// SVD
module SVD (
    clk,
    rst,
    we,
    oe,
    data_i,
    element_sel,
    ready,
    data_o_UV,
    data_o_S
);
Size in the first run: ~6000 cells after synthesis, about 220 flip-flops, about 27 I/O pins, ~0.052 mm^2 of cells after synthesis.
clock: 5.62 ns
lec_check: 0
cap_margin: 40
core_margin: 2
core_utilization: 72
place_density_lb_addon: 0.0
slew_margin: 20
tns_end_percent: 5
run.sh (not shown) runs the stock make flow with config.mk's settings and CLKGATE_MAP_FILE=.
The first run finished but failed the layout checks on setup timing.
Change:
--- a/flow/config.mk
+++ b/flow/config.mk
@@ -8 +8 @@
-export CAP_MARGIN = 40
+export CAP_MARGIN = 20
@@ -10,2 +10 @@
-export CORE_UTILIZATION = 72
-export PLACE_DENSITY_LB_ADDON = 0.0
+export CORE_UTILIZATION = 11
@@ -13 +11,0 @@
-export TNS_END_PERCENT = 5
==> flow/constraint.sdc (replaced) <==
create_clock -name core_clock -period 12.6 [get_ports {clk}]
set_input_delay 2.5200 -clock core_clock [delete_from_list [all_inputs] [get_ports {clk}]]
set_output_delay 2.5200 -clock core_clock [all_outputs]
set_load 0.01 [all_outputs]
Result: With this change the flow finished with timing, DRC and antenna clean. Cell area goes up by 2.4%. Clock-buffer cell count goes down by 5. Setup slack gains 3300 ps.

job 7035:
SVD again, from the RTL that the note above started with.
Settings: LEC_CHECK=0, ABC_AREA=1, CAP_MARGIN=20, CORE_MARGIN=2, CORE_UTILIZATION=72, HOLD_SLACK_MARGIN=0.3, MAX_ROUTING_LAYER=met4, PLACE_DENSITY_LB_ADDON=0.2, SETUP_SLACK_MARGIN=1.79, SLEW_MARGIN=20; clock period 6.05 ns.
Flow for job 7035 halted at global routing (5_1_grt), error code GRT-0232.
Changes in job 8869 relative to job 7035:
- a change of PLACE_DENSITY_LB_ADDON from 0.2 to 0.0
- a deleted MAX_ROUTING_LAYER that had been met4
- a deleted SETUP_SLACK_MARGIN that had been 1.79
- a deleted HOLD_SLACK_MARGIN that had been 0.3
- a deleted ABC_AREA that had been 1
- a change of the clock period (ns, I/O delays scaled along) from 6.05 to 5.79
==> results <==
- Among job 7035 and job 8869, the run that stopped before the end is job 7035, and it is the only one.
- No final results exist for job 7035, since it was stopped by error GRT-0232 during global routing (5_1_grt).
- The layout from job 8869, despite a flow that completed every stage, fails the layout checks, with the failing checks listed as negative setup slack.
- Taking job 7035 as the reference point, the pre-CTS worst setup slack of job 8869 falls by 0.50 ns.
- On x dimension of the die: job 8869 sits below job 7035.
- Comparing placer's final routability congestion estimate for job 8869 and job 7035, the smaller number came from job 8869.
- Placed instance area grows slightly when moving from job 7035 to job 8869.
- Between job 8869 and job 7035, area share of fa/ha/maj cells after synthesis is lower for job 7035, job 8869 comes in above that.
- Min post-synthesis cell count from yosys across job 8869 and job 7035: job 8869
- When job 8869 is set beside job 7035, its area after synthesis turns out to be about 2.3% smaller.
- In job 8869 relative to job 7035, die area had gone down by a few percent.
- Going from job 7035 to job 8869, per-instance average area after synthesis grows by 27%.
- When job 8869 is measured against job 7035, its yosys stat chip area turns out 2.3% lower.
Changes in job 7313 relative to job 8869:
- an added SETUP_SLACK_MARGIN of 1.79
- an added MAX_ROUTING_LAYER of met4
- an added ABC_AREA of 1
- a change of PLACE_DENSITY_LB_ADDON from 0.0 to 0.2
- a change of the clock period (ns, I/O delays scaled along) from 5.79 to 6.05
Results
Job 7313 did not finish; a tool error ended it in global routing (5_1_grt). Job 8869 fits on a die that is smaller than the die of job 7313. Looking at total setup buffers inserted after CTS across job 8869 and job 7313, the one that comes out higher is job 7313. Going from job 8869 to job 7313, area figure in the yosys stat output grew by a few percent. Job 7313 against job 8869: xor and xnor area share after synthesis went down 7.3 points, total instance count after detailed placement increased by about 22% relative to the old numbers. Going from job 8869 to job 7313, horizontal die dimension saw an increase; area fraction in mux cells went down; cell area after synthesis went up; cell area after placement went down about 0.6%.
## Diff of input files: job 2797 against job 7313
- removing MAX_ROUTING_LAYER (formerly met4)
- changing CORE_UTILIZATION from 72 to 40
- removing SETUP_SLACK_MARGIN (formerly 1.79)
- removing PLACE_DENSITY_LB_ADDON (formerly 0.2)
- removing ABC_AREA (formerly 1)
- changing the clock period (ns, I/O delays scaled along) from 6.05 to 7.48
==> results <==
- Status | job 2797 and job 7313 | clean except job 7313
- Area of the die in job 2797 is 0.057 sq mm higher than in job 7313
- [job 2797 vs job 7313] per-instance average area after synthesis: higher in job 2797
- Higher placed cell area goes to job 7313 over job 2797.
- Going from job 7313 to job 2797, count of unique library cells instantiated by Yosys grew by 27; half-perimeter wire length after detailed placement shrank by 24000 um.
diff inputs: job 2797 => job 6362
- setting GPL_ROUTABILITY_DRIVEN to 1 for the first time
- changing CORE_UTILIZATION from 40 to 65
- setting CORE_ASPECT_RATIO to 0.97 for the first time
- setting CTS_CLUSTER_DIAMETER to 248 for the first time
- changing the clock period (ns, I/O delays scaled along) from 7.48 to 6.54
==> comparison <==
Job 6362 ended up with fewer standard cells than job 2797.
Job 6362 ended with more fraction of area in multi-input gates than job 2797.
Job 6362 vs. job 2797: critical path buffer and inverter count now larger; final area now sits at about the same level.
Going from job 2797 to job 6362, routed wire length now smaller; clock insertion delay at the later pin of the skew report comparable.
Inputs modified between job 6362 and job 8448:
- CORE_UTILIZATION changed from 65 to 40
- GPL_ROUTABILITY_DRIVEN removed (was 1)
- CTS_CLUSTER_DIAMETER removed (was 248)
- CORE_ASPECT_RATIO removed (was 0.97)
- SETUP_SLACK_MARGIN newly set to 0.25
- the clock period (ns, I/O delays scaled along) changed from 6.54 to 7.48
Results
Summary: with job 6362 as the reference, buffer count excluding the clock tree in the final layout in job 8448 moved down by more than a quarter.
Relative to job 6362, worst setup slack has gone up in job 8448.
The run with more routed wire is job 8448, not job 6362.
Diff job 6362 -> job 8448: peak per-stage delay on the critical path picked up an extra 0.09 ns; worst-case setup slack after placement has increased.
